v19:
Design axi4_dut, start of the top module:
module axi4_dut 
   (
    input wire ACLK,
    input wire ARESETn,
    input wire [4-1:0] MEM_AWID,
    input wire [32-1:0] MEM_AWADDR,
    input wire [8-1:0] MEM_AWLEN,
    input wire [3-1:0] MEM_AWSIZE,
    input wire [2-1:0] MEM_AWBURST,
    input wire [1-1:0] MEM_AWLOCK,
    input wire [4-1:0] MEM_AWCACHE,
    input wire [3-1:0] MEM_AWPROT,
    input wire [4-1:0] MEM_AWQOS,
    input wire MEM_AWVALID,
    output wire MEM_AWREADY,
    input wire [32-1:0] MEM_WDATA,
    input wire [(32/8)-1:0] MEM_WSTRB,
    input wire MEM_WLAST,
    input wire MEM_WVALID,
    output wire MEM_WREADY,
    output wire [4-1:0] MEM_BID,
    output wire [2-1:0] MEM_BRESP,
    output wire MEM_BVALID,
    input wire MEM_BREADY,
    input wire [4-1:0] MEM_ARID,
    input wire [32-1:0] MEM_ARADDR,
    input wire [8-1:0] MEM_ARLEN,
    input wire [3-1:0] MEM_ARSIZE,
    input wire [2-1:0] MEM_ARBURST,
    input wire [1-1:0] MEM_ARLOCK,
    input wire [4-1:0] MEM_ARCACHE,
    input wire [3-1:0] MEM_ARPROT,
    input wire [4-1:0] MEM_ARQOS,
    input wire MEM_ARVALID,
    output wire MEM_ARREADY,
    output wire [4-1:0] MEM_RID,
    output wire [32-1:0] MEM_RDATA,
    output wire [2-1:0] MEM_RRESP,
    output wire MEM_RLAST,
    output wire MEM_RVALID,
    input wire MEM_RREADY
);
Size in the first run: ~220 I/O pins, ~130000 µm² of cells after synthesis.
export LEC_CHECK = 0
export CAP_MARGIN = 20
export CORE_MARGIN = 2
export CORE_UTILIZATION = 70
export SETUP_SLACK_MARGIN = 1.0
export SLEW_MARGIN = 20
create_clock -name core_clock -period 4.15 [get_ports {ACLK}]
run.sh (not shown) runs the stock make flow with config.mk's settings and CLKGATE_MAP_FILE=.
| v19 | all stages done | FAIL | negative setup slack |
Inputs modified between v19 and v52:
Settings: CORE_UTILIZATION now 65, was 70; ABC_AREA now 1, previously not set; PLACE_DENSITY now 0.6, previously not set; SETUP_SLACK_MARGIN no longer set, was 1.0; the clock period (ns, I/O delays scaled along) now 11.5, was 4.15.
--- outcome ---
v52 finished every stage and its layout cleared the timing, design-rule and antenna checks.
| fraction of standard cell area that is sequential | v52 vs v19 | ≈ equal |
Relative to v19, global routing usage summed across all routing layers decreased by 2.7 points in v52.
v52 vs. v19: area figure in the yosys stat output now larger; hold slack comparable; worst path setup slack after routing now larger.
Compared with v19, in v52 switching part of the total power grew by 8.2 points, clock skew shrank by 0.0095 ns.
v52 vs v19: routed wire length up in v52
Of the two values seen for capturing element of the worst setup path, MEM_ARREADY was produced by v52 and r_fifo.mem[1][29] by v19.
diff inputs: v52 => v21
Settings: CORE_UTILIZATION now 40, was 65; ABC_AREA no longer set, was 1; the clock period (ns, I/O delays scaled along) now 10.0, was 11.5.
==> comparison <==
- The flow did not stop early for v21: all stages ran, and the layout cleared the timing, design-rule and antenna checks.
- Of v52 and v21, the run reporting the higher number of cells after detailed placement was v52.
- Switching part of the total: v52 and v21 compared, lower one is v21
- Between v52 and v21, the number of signal-net buffers in the layout is lower for v21.
- sky130_fd_sc_hd__clkinv_1 as the slowest library cell on the worst path was reported by v52, and sky130_fd_sc_hd__dfrtp_4 by v21.
- Taking v21 over v52, the number of instances in the synthesized netlist ratio works out to 0.54.
- Re met2 track demand over resource in global routing: v21 is 23 points down on v52.
- In v21 the combinational share of power turned out 7.0 points lower than in v52.
- Power grows by a little under 10% when moving from v52 to v21.
- v52 and v21 ended up with nearly the same flop count.
- v21: post-synthesis cell area is 6.9% lower than what v52 reported.
- Measured against each other, v52 and v21 differ in final cell count, the higher figure coming from v52.
Input-level comparison between v42 and v21:
Settings: changing CORE_MARGIN from 2 to 9; setting MIN_ROUTING_LAYER to met2 for the first time; removing PLACE_DENSITY (formerly 0.6); setting CTS_CLUSTER_SIZE to 88 for the first time; setting SETUP_SLACK_MARGIN to 1.39 for the first time; setting MAX_ROUTING_LAYER to met4 for the first time; setting PLACE_DENSITY_LB_ADDON to 0.16 for the first time.
==> results <==
- Non-clock buffer count, v21 and v42: lower on v42
- As far as signed area change from the synthesized netlist to the final layout is concerned, v42 and v21 perform about the same.
- Largest stage delay on the critical path in v42 vs v21: up 0.05 ns
- [v42] die size rose 4.9% relative to v21
- Count of placed standard cells in the final layout, fillers left out: v42 vs v21 — no meaningful difference
- Diff v21 -> v42: count of clock-net buffers in the final layout went up, highest ir drop seen on vdd lower.
- Diff v21 -> v42 | initial antenna violation count | decrease of 42
- Clock power, v21 and v42: smaller value in v21
- Run comparison: v42 critical path class register to register; v21 critical path class register to output pin

axi4_dut again, from the RTL that the note above started with.
// axi4_dut
module axi4_dut 
   (
    input wire ACLK,
    input wire ARESETn,
    input wire [4-1:0] MEM_AWID,
    input wire [32-1:0] MEM_AWADDR,
    input wire [8-1:0] MEM_AWLEN,
    input wire [3-1:0] MEM_AWSIZE,
    input wire [2-1:0] MEM_AWBURST,
    input wire [1-1:0] MEM_AWLOCK,
    input wire [4-1:0] MEM_AWCACHE,
    input wire [3-1:0] MEM_AWPROT,
    input wire [4-1:0] MEM_AWQOS,
    input wire MEM_AWVALID,
    output wire MEM_AWREADY,
    input wire [32-1:0] MEM_WDATA,
    input wire [(32/8)-1:0] MEM_WSTRB,
    input wire MEM_WLAST,
    input wire MEM_WVALID,
    output wire MEM_WREADY,
    output wire [4-1:0] MEM_BID,
    output wire [2-1:0] MEM_BRESP,
    output wire MEM_BVALID,
    input wire MEM_BREADY,
    input wire [4-1:0] MEM_ARID,
    input wire [32-1:0] MEM_ARADDR,
    input wire [8-1:0] MEM_ARLEN,
    input wire [3-1:0] MEM_ARSIZE,
    input wire [2-1:0] MEM_ARBURST,
    input wire [1-1:0] MEM_ARLOCK,
    input wire [4-1:0] MEM_ARCACHE,
    input wire [3-1:0] MEM_ARPROT,
    input wire [4-1:0] MEM_ARQOS,
    input wire MEM_ARVALID,
    output wire MEM_ARREADY,
    output wire [4-1:0] MEM_RID,
    output wire [32-1:0] MEM_RDATA,
    output wire [2-1:0] MEM_RRESP,
    output wire MEM_RLAST,
    output wire MEM_RVALID,
    input wire MEM_RREADY
);
reg [32-1:0] reg_bank [0:32-1];
wire	aw_push;
wire	aw_pop;
wire	w_push;
wire	w_pop;
wire	ar_push;
wire	ar_pop;
wire	r_push;
wire	r_pop;
wire	b_push;
wire	b_pop;
wire	aw_fifo_full;
wire	aw_fifo_empty;
wire	w_fifo_full;
wire	w_fifo_empty;
wire	ar_fifo_full;
wire	ar_fifo_empty;
wire	r_fifo_full;
wire	r_fifo_empty;
wire	b_fifo_full;
wire	b_fifo_empty;
wire [(32 + 8 + 3 + 2 + 4 + 3 + 1 + 4 +  4 + 7  )-1:0] aw_fifo_wdata;
wire [(32 + 8 + 3 + 2 + 4 + 3 + 1 + 4 +  4 + 7  )-1:0] aw_fifo_rdata;
wire [( 32 + 8 + 3 + 2 + 4 + 3 +1 +4 +4 + 7 )-1:0] ar_fifo_wdata;
wire [( 32 + 8 + 3 + 2 + 4 + 3 +1 +4 +4 + 7 )-1:0] ar_fifo_rdata;
wire [(1 + (32/8) + 32 )-1:0]  w_fifo_wdata;
wire [(1 + (32/8) + 32 )-1:0]  w_fifo_rdata;
wire [( 32 + 2 + 4 + 2 )-1:0]  r_fifo_rdata;
wire [(2 + 4 )-1:0]  b_fifo_wdata;
wire [(2 + 4 )-1:0]  b_fifo_rdata;
reg [( 32 + 2 + 4 + 2 )-1:0] r_fifo_wdata;
reg [2-1:0] bresp_int;  
axi_fifo #(
    .WIDTH((32 + 8 + 3 + 2 + 4 + 3 + 1 + 4 +  4 + 7  )),
    .DEPTH(16),
    .PTR_WIDTH(4)
) aw_fifo (
  ...
Settings: LEC_CHECK=0, ABC_AREA=1, CAP_MARGIN=15, CELL_PAD_IN_SITES_DETAIL_PLACEMENT=1, CELL_PAD_IN_SITES_GLOBAL_PLACEMENT=2, CORE_MARGIN=2, CORE_UTILIZATION=36, CTS_CLUSTER_SIZE=97, GPL_TIMING_DRIVEN=1, PLACE_DENSITY=0.6, SETUP_SLACK_MARGIN=0.85, SLEW_MARGIN=20, TNS_END_PERCENT=40; clock period 6.54 ns.
Then changed:
ABC_AREA = not set   (was 1)
CAP_MARGIN = 20   (was 15)
CELL_PAD_IN_SITES_DETAIL_PLACEMENT = not set   (was 1)
CELL_PAD_IN_SITES_GLOBAL_PLACEMENT = not set   (was 2)
CORE_UTILIZATION = 40   (was 36)
CTS_CLUSTER_SIZE = not set   (was 97)
GPL_TIMING_DRIVEN = not set   (was 1)
SETUP_SLACK_MARGIN = not set   (was 0.85)
TNS_END_PERCENT = not set   (was 40)
clock period = 6.84 ns   (was 6.54 ns; I/O delays follow)
Result: The changed run ran to the end with no violations; non-clock buffer count drops by 175; worst setup slack gets worse by 0.018 ns; sequential share of layout area went up by 4.4 points; sequential power is higher by about 3%; cell count came out lower by 35%; core utilization rises by 4.5 points; die size is lower by 16%; routed wire length decreases by 34%; first-iteration DRC count falls by 18%; clock-buffer cell count shrinks by 72; area after synthesis drops by 6.9%.
Then changed:
clock period = 7.93 ns   (was 6.84 ns; I/O delays follow)
Setup slack improves by 0.83 ns.
Core utilization is about the same.
Global-route usage is higher by 0.20 points.
Design area barely changes.
Total power is lower by roughly a tenth.
Cell count barely changes.
Area after synthesis does not change.
Critical path depth is higher by 1.
Wire length is higher slightly.
Sequential power is lower by roughly a tenth.
Count of clock-buffer cells in the layout is unchanged.
Then changed:
ABC_AREA = 1   (was not set)
CORE_UTILIZATION = 72   (was 40)
CTS_CLUSTER_DIAMETER = 348   (was not set)
clock period = 3.94 ns   (was 7.93 ns; I/O delays follow)
Result:
- The new run finished but fails on hold timing, setup timing
- die area came out lower by 40%
- setup slack degrades by 1.9 ns
- power came out higher by 130%
Then changed:
ABC_AREA = not set   (was 1)
CORE_UTILIZATION = 51   (was 72)
CTS_CLUSTER_DIAMETER = not set   (was 348)
clock period = 6.84 ns   (was 3.94 ns; I/O delays follow)
What happened: The new run finished with timing, DRC and antenna clean; synthesized cell count decreases by about 46%; cell area drops by about 7%; worst setup slack improves by 1.1 ns; utilization decreases by 25 points; global-route usage falls by 17 points; sequential share of layout area went up by 4.7 points; critical path depth fell by 13; flip-flop count is unchanged; final cell count fell by about 30%; total power shrinks by 50%; wire length came out lower by about 20%.

axi4_dut again, from the RTL that the note above started with.
Settings: LEC_CHECK=0, ABC_AREA=1, CAP_MARGIN=15, CELL_PAD_IN_SITES_DETAIL_PLACEMENT=1, CELL_PAD_IN_SITES_GLOBAL_PLACEMENT=2, CORE_MARGIN=2, CORE_UTILIZATION=69, CTS_CLUSTER_SIZE=97, GPL_ROUTABILITY_DRIVEN=0, GPL_TIMING_DRIVEN=1, HOLD_SLACK_MARGIN=0.03, MIN_ROUTING_LAYER=met2, PLACE_DENSITY_LB_ADDON=0.23, SLEW_MARGIN=25, TNS_END_PERCENT=25; clock period 6.54 ns.
The baseline failed in 3_1_place_gp_skip_io.
==> next run, changes <==
Settings changed: CAP_MARGIN 15 to 20, CELL_PAD_IN_SITES_DETAIL_PLACEMENT 1 to not set, CELL_PAD_IN_SITES_GLOBAL_PLACEMENT 2 to not set, CORE_UTILIZATION 69 to 59, CTS_CLUSTER_SIZE 97 to not set, GPL_ROUTABILITY_DRIVEN 0 to not set, GPL_TIMING_DRIVEN 1 to not set, HOLD_SLACK_MARGIN 0.03 to not set, MIN_ROUTING_LAYER met2 to not set, PLACE_DENSITY set to 0.6, PLACE_DENSITY_LB_ADDON 0.23 to not set, SLEW_MARGIN 25 to 20, TNS_END_PERCENT 25 to not set.
Clock period 6.54 ns to 5.6 ns, I/O delays scaled along.
This time the run produced a clean layout.
Die size rises by 17%.
Synthesized area does not change.
Synthesized cell count is unchanged.
==> next run, changes <==
Settings changed: ABC_AREA 1 to not set, CORE_UTILIZATION 59 to 72, CTS_CLUSTER_DIAMETER set to 28, PLACE_DENSITY 0.6 to not set, SETUP_SLACK_MARGIN set to 0.51.
Clock period 5.6 ns to 4.25 ns, I/O delays scaled along.
=> This time the run finished but fails on capacitance limit, slew limit, setup timing. Sequential share of layout area shrinks by 1.6 points. Synthesized area came out lower by 6.9%. Wire length came out higher by 18%. Global-route usage increases by 17 points. Final area increases by 2.7%. Setup slack degrades by 1100 ps. Die size is lower by 23%. Utilization rose by 23 points. Power increases by 55%.

axi4_dut again, from the RTL that the note above started with.
clock: 3.91 ns
lec_check: 0
abc_area: 0
cap_margin: 30
core_aspect_ratio: 0.98
core_margin: 2
core_utilization: 72
cts_cluster_size: 14
gpl_routability_driven: 0
gpl_timing_driven: 1
hold_slack_margin: -0.07
min_routing_layer: met1
place_density_lb_addon: 0.0
setup_slack_margin: 1.12
slew_margin: 20
tns_end_percent: 35
The starting point completed, yet does not pass: negative setup slack.
==> next run, changes <==
CAP_MARGIN = 20   (was 30)
CORE_ASPECT_RATIO = 0.87   (was 0.98)
CTS_CLUSTER_DIAMETER = 191   (was default)
CTS_CLUSTER_SIZE = 17   (was 14)
PLACE_DENSITY = 0.71   (was default)
PLACE_DENSITY_LB_ADDON = default   (was 0.0)
SETUP_SLACK_MARGIN = -0.01   (was 1.12)
clock period = 3.87 ns   (was 3.91 ns; I/O delays follow)
The changed run completed and failed the layout checks on negative setup slack.
Clock power came out lower by 30%.
Via count drops by 5.6%.
Flip-flop count stays the same.
Final cell count went down by 1.6%.
Wire length came out lower by 12%.
Clock-buffer cell count went down by 115.
Die size stays flat.
==> next run, changes <==
ABC_AREA = default   (was 0)
CORE_ASPECT_RATIO = default   (was 0.87)
CORE_UTILIZATION = 68   (was 72)
CTS_CLUSTER_DIAMETER = default   (was 191)
CTS_CLUSTER_SIZE = default   (was 17)
GPL_ROUTABILITY_DRIVEN = default   (was 0)
GPL_TIMING_DRIVEN = default   (was 1)
HOLD_SLACK_MARGIN = default   (was -0.07)
MIN_ROUTING_LAYER = default   (was met1)
PLACE_DENSITY = 0.6   (was 0.71)
SETUP_SLACK_MARGIN = default   (was -0.01)
TNS_END_PERCENT = default   (was 35)
clock period = 3.94 ns   (was 3.87 ns; I/O delays follow)
Effect: The changed run finished but failed the layout checks on negative setup slack; area after synthesis does not change; final area came out higher by 2.8%; maximum frequency rises by 0.50%.
==> next run, changes <==
CORE_UTILIZATION = 70   (was 68)
CTS_CLUSTER_SIZE = 29   (was default)
SETUP_SLACK_MARGIN = 1.36   (was default)
clock period = 5.32 ns   (was 3.94 ns; I/O delays follow)
What happened: The changed run went through all stages and came out clean; design area falls by 1.0%; wire length barely changes; worst setup slack improved by 1.1 ns; count of clock-buffer cells in the layout is lower by 4; via count rose by 0.42%; global-route usage is about the same; flip-flop count is unchanged; synthesized area is unchanged.

Starting RTL as in the previous note.
clock: 3.93 ns
lec_check: 0
cap_margin: 15
core_margin: 2
core_utilization: 72
cts_cluster_diameter: 28
cts_cluster_size: 43
place_density: 0.6
setup_slack_margin: 1.03
slew_margin: 20
The starting point stopped in 5_1_grt.
Rerun with:
Settings changed: CAP_MARGIN 15 to 20, CORE_UTILIZATION 72 to 67, CTS_CLUSTER_DIAMETER 28 to default, CTS_CLUSTER_SIZE 43 to default, PLACE_DENSITY 0.6 to default, SETUP_SLACK_MARGIN 1.03 to default.
Clock period 3.93 ns to 6.75 ns, I/O delays scaled along.
Result:
- With this change the flow finished with timing, DRC and antenna clean
- die size came out higher by 7.4%
- synthesized cell count stays the same
- area after synthesis is unchanged
Rerun with:
Settings changed: CORE_UTILIZATION 67 to 65.
Clock period 6.75 ns to 4.25 ns, I/O delays scaled along.
With this change the flow finished with negative setup slack left.
Power goes up by well over a third.
Register-to-register slack is worse by 0.55 ns.
Routed wire length is higher slightly.
Rerun with:
Settings changed: CORE_UTILIZATION 65 to 72, CTS_CLUSTER_DIAMETER from default to 28, CTS_CLUSTER_SIZE from default to 15, HOLD_SLACK_MARGIN from default to 0.27, MAX_ROUTING_LAYER from default to met4, PLACE_DENSITY_LB_ADDON from default to 0.19, SETUP_SLACK_MARGIN from default to 1.09.
Outcome: Now the flow never finished: it broke off in 5_1_grt. Die area shrinks by 9.6%. Synthesized area does not change. Synthesized cell count does not change.
Power and IR drop assume default switching activity.
